## cpu
module cpu 
	(output wire [7:0] address,
	 output wire [7:0] to_memory,
	 output wire write,
	 input wire [7:0] from_memory, 
     input wire clk, reset);
        wire IR_Load;
    wire MAR_Load;
    wire PC_Load;
    wire PC_Inc;
    wire A_Load;
    wire B_Load;
    wire CCR_Load;
    wire[2:0] ALU_Sel;
    wire[1:0] Bus1_Sel, Bus2_Sel;
    wire[7:0] IR;
    wire[3:0] CCR_Result;
	control_unit ctrl_un0 (
        .IR_Load(IR_Load),
        .MAR_Load(MAR_Load),
        .PC_Load(PC_Load),
        .PC_Inc(PC_Inc),
        .A_Load(A_Load),
        .B_Load(B_Load),
        .CCR_Load(CCR_Load),
        .ALU_Sel(ALU_Sel),
        .Bus1_Sel(Bus1_Sel),
        .Bus2_Sel(Bus2_Sel),
        .write(write),
        .IR(IR),
        .CCR_Result(CCR_Result),
        .Clk(clk),
        .Reset(reset)
	);
	data_path dt_pht0 (
		.address(address),
        .to_memory(to_memory),
        .IR_out(IR),
        .CCR_Result(CCR_Result),
        .from_memory(from_memory),
        .ALU_Sel(ALU_Sel),
        .Bus1_Sel(Bus1_Sel),
        .Bus2_Sel(Bus2_Sel),
        .IR_Load(IR_Load),
        .MAR_Load(MAR_Load),
        .PC_Load(PC_Load),
        .PC_Inc(PC_Inc),
        .A_Load(A_Load),
        .B_Load(B_Load),
        .CCR_Load(CCR_Load),
  ...
clock: 2.84 ns
lec_check: 0
cap_margin: 20
core_margin: 2
core_utilization: 63
cts_cluster_size: 42
slew_margin: 20
run.sh (not shown) runs the stock make flow with config.mk's settings and CLKGATE_MAP_FILE=.
The first run died in global routing with GRT-0232.
Then changed:
- CORE_UTILIZATION: 63 -> 35
- CTS_CLUSTER_SIZE: 42 -> not set
- clock period: 2.84 -> 9.95 ns (I/O delays scaled with it)
This time the run completed with no timing, DRC or antenna violations.
Synthesized cell count does not change.
Die area climbs by 76%.
Area after synthesis stays the same.
Then changed:
- CAP_MARGIN: 20 -> 30
- CORE_UTILIZATION: 35 -> 56
- clock period: 9.95 -> 8.0 ns (I/O delays scaled with it)
The new run ran to the end with no violations.
Hold slack is better by 8.8 ps.
Register-to-register slack is worse by 2000 ps.
Via count went up by 4.3%.
Final cell count went down by 8.5%.
Non-clock buffer count went down by 2.
Die area went down by 37%.
Clock-buffer cell count went up by 1.

Starting RTL as in the previous note.
## cpu
module cpu 
	(output wire [7:0] address,
	 output wire [7:0] to_memory,
	 output wire write,
	 input wire [7:0] from_memory, 
     input wire clk, reset);
        wire IR_Load;
    wire MAR_Load;
    wire PC_Load;
    wire PC_Inc;
    wire A_Load;
    wire B_Load;
    wire CCR_Load;
    wire[2:0] ALU_Sel;
    wire[1:0] Bus1_Sel, Bus2_Sel;
    wire[7:0] IR;
    wire[3:0] CCR_Result;
	control_unit ctrl_un0 (
        .IR_Load(IR_Load),
        .MAR_Load(MAR_Load),
        .PC_Load(PC_Load),
        .PC_Inc(PC_Inc),
        .A_Load(A_Load),
        .B_Load(B_Load),
        .CCR_Load(CCR_Load),
        .ALU_Sel(ALU_Sel),
        .Bus1_Sel(Bus1_Sel),
        .Bus2_Sel(Bus2_Sel),
        .write(write),
        .IR(IR),
        .CCR_Result(CCR_Result),
        .Clk(clk),
        .Reset(reset)
	);
	data_path dt_pht0 (
		.address(address),
        .to_memory(to_memory),
        .IR_out(IR),
        .CCR_Result(CCR_Result),
        .from_memory(from_memory),
        .ALU_Sel(ALU_Sel),
        .Bus1_Sel(Bus1_Sel),
        .Bus2_Sel(Bus2_Sel),
        .IR_Load(IR_Load),
        .MAR_Load(MAR_Load),
        .PC_Load(PC_Load),
        .PC_Inc(PC_Inc),
        .A_Load(A_Load),
        .B_Load(B_Load),
        .CCR_Load(CCR_Load),
        .Clk(clk),
        .Reset(reset)
	);
endmodule
clock: 3.27 ns
lec_check: 0
cap_margin: 20
cell_pad_in_sites_detail_placement: 0
core_aspect_ratio: 1.14
core_margin: 2
core_utilization: 71
cts_cluster_diameter: 250
cts_cluster_size: 77
min_routing_layer: met1
place_density: 0.35
setup_slack_margin: -0.28
slew_margin: 20
The baseline finished but failed the layout checks on setup timing.
Next try:
==> flow/config.mk (replaced) <==
export PLATFORM = sky130hd
export DESIGN_NAME = cpu
export DESIGN_NICKNAME = cpu
export VERILOG_FILES = /design/flow/design.v
export SDC_FILE = /design/flow/constraint.sdc
export NUM_CORES = 4
export LEC_CHECK = 0
export CAP_MARGIN = 20
export CORE_MARGIN = 2
export CORE_UTILIZATION = 40
export SLEW_MARGIN = 20
==> flow/constraint.sdc (replaced) <==
create_clock -name core_clock -period 8.0 [get_ports {clk}]
set_input_delay 1.6000 -clock core_clock [delete_from_list [all_inputs] [get_ports {clk}]]
set_output_delay 1.6000 -clock core_clock [all_outputs]
set_load 0.01 [all_outputs]
The changed run passed the timing, design-rule and antenna checks.
Synthesized area stays the same.
Die area rose by well over a third.
Worst hold slack gets better by 0.17 ns.
Worst setup slack gets better by 2.8 ns.
Non-clock buffer count fell by 54.
Next try:
--- a/flow/config.mk
+++ b/flow/config.mk
@@ -8,4 +8,7 @@
 export CAP_MARGIN = 20
 export CORE_MARGIN = 2
-export CORE_UTILIZATION = 40
-export SLEW_MARGIN = 20
+export CORE_UTILIZATION = 47
+export CTS_CLUSTER_DIAMETER = 339
+export CTS_CLUSTER_SIZE = 98
+export PLACE_DENSITY = 0.39
+export SLEW_MARGIN = 15
Effect: Routed wire length goes up slightly. Setup slack is better by 0.0074 ns. Cell count goes down slightly. Fmax hardly moves.
Next try:
--- a/flow/config.mk
+++ b/flow/config.mk
@@ -8,7 +8,8 @@
 export CAP_MARGIN = 20
 export CORE_MARGIN = 2
-export CORE_UTILIZATION = 47
+export CORE_UTILIZATION = 67
 export CTS_CLUSTER_DIAMETER = 339
-export CTS_CLUSTER_SIZE = 98
+export CTS_CLUSTER_SIZE = 10
 export PLACE_DENSITY = 0.39
 export SLEW_MARGIN = 15
+export TNS_END_PERCENT = 5
After rerunning: Routed wire length decreases by 4.1%. Design area goes down by 2.2%.
